Design convolver, start of the top module:
module convolver #(
	parameter n = 8'h0a,	 
	parameter k = 8'h03,  
	parameter s = 1,  
	parameter BL = 16,  
	parameter Q = 12  
	)(
	input logic clk,
	input logic rst,
	input logic ce,
	input logic [BL-1:0] activation,
	input logic [(k*k)*BL-1:0] weight1,
	output logic [31:0] conv_op,
	output logic valid_conv,
	output logic end_conv
	);
==> flow/config.mk <==
export PLATFORM = sky130hd
export DESIGN_NAME = convolver
export DESIGN_NICKNAME = convolver
export VERILOG_FILES = /design/flow/design.v
export SDC_FILE = /design/flow/constraint.sdc
export NUM_CORES = 4
export LEC_CHECK = 0
export CAP_MARGIN = 20
export CORE_MARGIN = 2
export CORE_UTILIZATION = 70
export SETUP_SLACK_MARGIN = 1.45
export SLEW_MARGIN = 20
==> flow/constraint.sdc <==
create_clock -name core_clock -period 4.89 [get_ports {clk}]
set_input_delay 0.9780 -clock core_clock [delete_from_list [all_inputs] [get_ports {clk}]]
set_output_delay 0.9780 -clock core_clock [all_outputs]
set_load 0.01 [all_outputs]
run.sh (not shown) runs the stock make flow with config.mk's settings and CLKGATE_MAP_FILE=.
The starting point ran to the end with violations: negative setup slack.
Rerun with:
--- a/flow/config.mk
+++ b/flow/config.mk
@@ -10,3 +10,2 @@
 export CORE_UTILIZATION = 70
-export SETUP_SLACK_MARGIN = 1.45
 export SLEW_MARGIN = 20
==> flow/constraint.sdc (replaced) <==
create_clock -name core_clock -period 6.57 [get_ports {clk}]
set_input_delay 1.3140 -clock core_clock [delete_from_list [all_inputs] [get_ports {clk}]]
set_output_delay 1.3140 -clock core_clock [all_outputs]
set_load 0.01 [all_outputs]
Result: The changed run finished but fails on negative setup slack. Count of clock-buffer cells in the layout falls by 2. Flip-flop count is unchanged. Setup slack gets better by 1900 ps. First-iteration DRC count fell by 10%. Cell area is lower by 2.1%. Via count fell by 3.8%. Worst hold slack degrades by 11 ps. Core utilization falls by 1.8 points. Sequential share of layout area rose by 0.30 points. Global-route usage drops by 3.5 points.
Rerun with:
--- a/flow/config.mk
+++ b/flow/config.mk
@@ -9,3 +9,4 @@
 export CORE_MARGIN = 2
-export CORE_UTILIZATION = 70
+export CORE_UTILIZATION = 40
+export SETUP_SLACK_MARGIN = 1.02
 export SLEW_MARGIN = 20
==> flow/constraint.sdc (replaced) <==
create_clock -name core_clock -period 7.65 [get_ports {clk}]
set_input_delay 1.5300 -clock core_clock [delete_from_list [all_inputs] [get_ports {clk}]]
set_output_delay 1.5300 -clock core_clock [all_outputs]
set_load 0.01 [all_outputs]
The new run passed the timing, DRC and antenna checks; final area hardly moves; sequential share of layout area is about the same; non-clock buffer count decreases by 247; synthesized area stays the same; hold slack stays flat; count of clock-buffer cells in the layout increases by 13; worst setup slack is better by 980 ps; global-route usage decreases by 19 points; via count decreases by about 9%; wire length decreases by about 11%.
Rerun with:
--- a/flow/config.mk
+++ b/flow/config.mk
@@ -8,5 +8,7 @@
 export CAP_MARGIN = 20
+export CORE_ASPECT_RATIO = 0.5
 export CORE_MARGIN = 2
-export CORE_UTILIZATION = 40
-export SETUP_SLACK_MARGIN = 1.02
+export CORE_UTILIZATION = 72
+export PLACE_DENSITY = 0.41
+export SETUP_SLACK_MARGIN = 1.27
 export SLEW_MARGIN = 20
==> flow/constraint.sdc (replaced) <==
create_clock -name core_clock -period 4.29 [get_ports {clk}]
set_input_delay 0.8580 -clock core_clock [delete_from_list [all_inputs] [get_ports {clk}]]
set_output_delay 0.8580 -clock core_clock [all_outputs]
set_load 0.01 [all_outputs]
After rerunning: With this change the flow finished but fails on negative setup slack. Design area rose by 3.2%. Wire length increases by 28%. Worst setup slack loses 3100 ps. Worst hold slack improves by 18 ps. Core utilization rose by 43 points. Global-route usage rose by 21 points. First-iteration DRC count rises by 150%. Non-clock buffer count goes up by 541.

---

Setup of red:
The RTL this note starts from:
==> flow/design.v <==
module mac #(
	parameter N = 16,  
	parameter Q = 12  
	)(
	input logic clk, sclr, ce,
	input logic [N-1:0] a_i, b_i, 
	input logic [N*2-1:0] c_i,
	output logic [N*2-1:0] r_o
	);
	always_ff @(posedge clk or posedge sclr) begin
		if (sclr) r_o <= 'd0;
		else if (ce) begin
				r_o <= (a_i * b_i + c_i);  
			end
	end
endmodule
module variable_shift_register #(parameter WIDTH = 8, parameter SIZE = 3)(
	input logic clk, rst, ce,
	input logic [WIDTH-1:0] data_i,
	output logic [WIDTH-1:0] data_o
	);
	logic [WIDTH-1:0] sh_r [SIZE-1:0];  
	generate 
	genvar i;
	for (i = 0; i < SIZE; i = i + 1) begin : for_loop
		always_ff @(posedge clk or posedge rst) begin
			if (rst) sh_r[i] <= 'd0; 
			else begin
				if (ce) begin
					if (i == 'd0) sh_r[i] <= data_i;
					else sh_r[i] <= sh_r[i - 1];
				end
			end
		end
	end : for_loop
	endgenerate
	assign data_o = sh_r[SIZE - 1];
endmodule
`timescale 1ns / 1ps
module convolver #(
	parameter n = 8'h0a,	 
	parameter k = 8'h03,  
	parameter s = 1,  
	parameter BL = 16,  
	parameter Q = 12  
	)(
	input logic clk,
	input logic rst,
	input logic ce,
	input logic [BL-1:0] activation,
	input logic [(k*k)*BL-1:0] weight1,
	output logic [31:0] conv_op,
	output logic valid_conv,
	output logic end_conv
	);
	logic [31:0] count1;  
	logic [31:0] count2;  
	logic [31:0] count3;  
	logic [31:0] row_count;  
	logic en1, en2, en3;  
	logic [BL-1:0] weight [0:k*k-1];
	generate
		genvar j;
		for (j = 0; j < k*k; j = j + 1) begin : for_loop
			assign weight[j][BL-1:0] = weight1[BL*j +: BL];
		end : for_loop
	endgenerate
	logic [BL*2-1:0] tmp [k*k+1:0];
	assign tmp[0] = 32'h00000000;
	generate
	genvar i;
	for (i = 0; i < k*k; i = i + 1) begin : for_loop1
		if ((i+1) % k == 0) begin 					 
			if (i == k*k - 1) begin 				 
				mac #(.N(BL), .Q(Q)) MAC0(
					.clk(clk),
					.sclr(rst),
					.ce(ce),
					.a_i(activation),
					.b_i(weight[i]),
					.c_i(tmp[i]),
					.r_o(conv_op)
				);
			end
			else begin
				logic [BL*2-1:0] tmp2;
				mac #(.N(BL), .Q(Q)) MAC1(
					.clk(clk),
					.sclr(rst),
					.ce(ce),
					.a_i(activation),
					.b_i(weight[i]),
					.c_i(tmp[i]),
					.r_o(tmp2)
				);
				variable_shift_register #(.WIDTH(BL*2), .SIZE(n-k)) SR(
					.clk(clk),
					.rst(rst),
					.ce(ce),
					.data_i(tmp2),
					.data_o(tmp[i+1])
					);
			end
		end
		else begin
			mac #(.N(BL), .Q(Q)) MAC2(
					.clk(clk),
					.sclr(rst),
					.ce(ce),
					.a_i(activation),
					.b_i(weight[i]),
					.c_i(tmp[i]),
					.r_o(tmp[i+1])
				);
		end
	end : for_loop1
	endgenerate
	always_ff @(posedge clk) begin
		if (rst) begin
			count1 <= 0;
			count2 <= 0;
			count3 <= 0;
			row_count <= 0;
			en1 <= 0;
			en2 <= 1;
			en3 <= 0;
		end
		else if (ce) begin
		if (ce) begin
			if (count1 == (k-1)*n + k - 1) begin  
				count1 <= count1 + 1'b1;
				en1 <= 1'b1;
			end
			else count1 <= count1 + 1'b1;
		end
		if (en1 && en2) begin
			if (count2 == n - k) begin
				count2 <= 0;
				en2 <= 0;
				row_count <= row_count + 1'b1;
			end
			else count2 <= count2 + 1'b1;
		end
		if(~en2) begin
			if(count3 == k-2) begin
				count3<=0;
				en2 <= 1'b1;
			end
		else
			count3 <= count3 + 1'b1;
		end
		if((((count2 + 1) % s == 0) && (row_count % s == 0))
			||(count3 == k-2)&&(row_count % s == 0)
			||(count1 == (k-1)*n+k-1))
		begin                                                                                                                        
			en3 <= 1;                                                                                                                             
		end
		else 
			en3 <= 0;
		end
	end
	assign end_conv = (count1>= n*n+2) ? 1'b1 : 1'b0;
	assign valid_conv = (en1&&en2&&en3);
endmodule
clock: 5.32 ns
lec_check: 0
cap_margin: 20
core_margin: 2
core_utilization: 72
setup_slack_margin: 1.55
slew_margin: 20
Every stage of red finished as expected; the final checks, on the other hand, flagged negative setup slack, which means the layout fails.
Relative to red, the following input files were edited for blue:
# red
export LEC_CHECK = 0
export CAP_MARGIN = 20
export CORE_MARGIN = 2
export CORE_UTILIZATION = 72
export SETUP_SLACK_MARGIN = 1.55
export SLEW_MARGIN = 20
create_clock -name core_clock -period 5.32 [get_ports {clk}]
# blue
export LEC_CHECK = 0
export CAP_MARGIN = 0
export CORE_MARGIN = 2
export CORE_UTILIZATION = 72
export PLACE_DENSITY = 0.65
export SLEW_MARGIN = 20
create_clock -name core_clock -period 3.35 [get_ports {clk}]
Findings:
- Cmp blue and red / post-CTS setup-driven buffer insertion count / higher: blue
- In the reports for blue and red, the smaller global placer's final weighted congestion belongs to blue.
- Diff red..blue | number of cell rows | unchanged
- From red to blue, number of CTS-inserted buffers did not move at all.
- red -> blue: AND-OR/OR-AND share of the synthesized area flat
- blue: GRT-0232 in 5_1_grt -> run aborted
- Row post-placement cell count: blue higher / red lower
- Number of cells upsized or downsized after cts came out higher on blue than on red.
diff inputs: blue => green
# blue
export LEC_CHECK = 0
export CAP_MARGIN = 0
export CORE_MARGIN = 2
export CORE_UTILIZATION = 72
export PLACE_DENSITY = 0.65
export SLEW_MARGIN = 20
create_clock -name core_clock -period 3.35 [get_ports {clk}]
# green
export LEC_CHECK = 0
export CAP_MARGIN = 0
export CORE_MARGIN = 2
export CORE_UTILIZATION = 72
export CTS_CLUSTER_DIAMETER = 42
export CTS_CLUSTER_SIZE = 23
export PLACE_DENSITY = 0.66
export SETUP_SLACK_MARGIN = 0.96
export SLEW_MARGIN = 20
create_clock -name core_clock -period 6.89 [get_ports {clk}]
## What came out
To summarise green: no stage aborted, but the layout did not pass its checks, failing on negative setup slack.
5_1_grt: blue exited with error
Delta (green minus blue): number of enable-type register cells in the synthesized netlist did not really move, estimated wirelength of the detail-placed design now smaller.
The post-CTS resize count reported for green is smaller than that of blue by 67%.
The synthesized cell count of blue and that of green are within noise of each other.
blue -> green: buffer depth of the longest clock path delta 0, exact match
Compared with blue, green shows a lower global placer's final weighted congestion.
[compare] base=blue new=green: worst slack at placement up 2.79 ns; instance area at placement down about 1.3%; die area flat.
--- input diff green..orange ---
# green
export LEC_CHECK = 0
export CAP_MARGIN = 0
export CORE_MARGIN = 2
export CORE_UTILIZATION = 72
export CTS_CLUSTER_DIAMETER = 42
export CTS_CLUSTER_SIZE = 23
export PLACE_DENSITY = 0.66
export SETUP_SLACK_MARGIN = 0.96
export SLEW_MARGIN = 20
create_clock -name core_clock -period 6.89 [get_ports {clk}]
# orange
export LEC_CHECK = 0
export ABC_AREA = 0
export CAP_MARGIN = 20
export CORE_ASPECT_RATIO = 0.83
export CORE_MARGIN = 2
export CORE_UTILIZATION = 72
export PLACE_DENSITY = 0.66
export SETUP_SLACK_MARGIN = 1.33
export SLEW_MARGIN = 20
create_clock -name core_clock -period 4.7 [get_ports {clk}]
### Flow results
- Vertical extent of the die: orange < green
- Looking at TritonCTS buffer count, orange sits below green.
- Run status, orange: aborted in 5_1_grt, error GRT-0229
- As far as total die size is concerned, orange and green perform about the same.
Changes in purple relative to orange:
# orange
export LEC_CHECK = 0
export ABC_AREA = 0
export CAP_MARGIN = 20
export CORE_ASPECT_RATIO = 0.83
export CORE_MARGIN = 2
export CORE_UTILIZATION = 72
export PLACE_DENSITY = 0.66
export SETUP_SLACK_MARGIN = 1.33
export SLEW_MARGIN = 20
create_clock -name core_clock -period 4.7 [get_ports {clk}]
# purple
export LEC_CHECK = 0
export CAP_MARGIN = 20
export CORE_MARGIN = 2
export CORE_UTILIZATION = 40
export SLEW_MARGIN = 20
create_clock -name core_clock -period 7.65 [get_ports {clk}]
[summary]
- The final layout from purple, which completed every stage, passed the timing, DRC and antenna checks at the end of the flow.
- | worst-case setup slack after placement | purple vs orange | better |
- purple — cell count after placement 1396 higher, orange as reference
- purple vs orange, placed standard-cell area went down by about 0.65%.
- purple vs. orange: cell resize tally after clock tree synthesis went down by 971.
- Area enclosed by the die boundary, orange and purple: larger value in purple
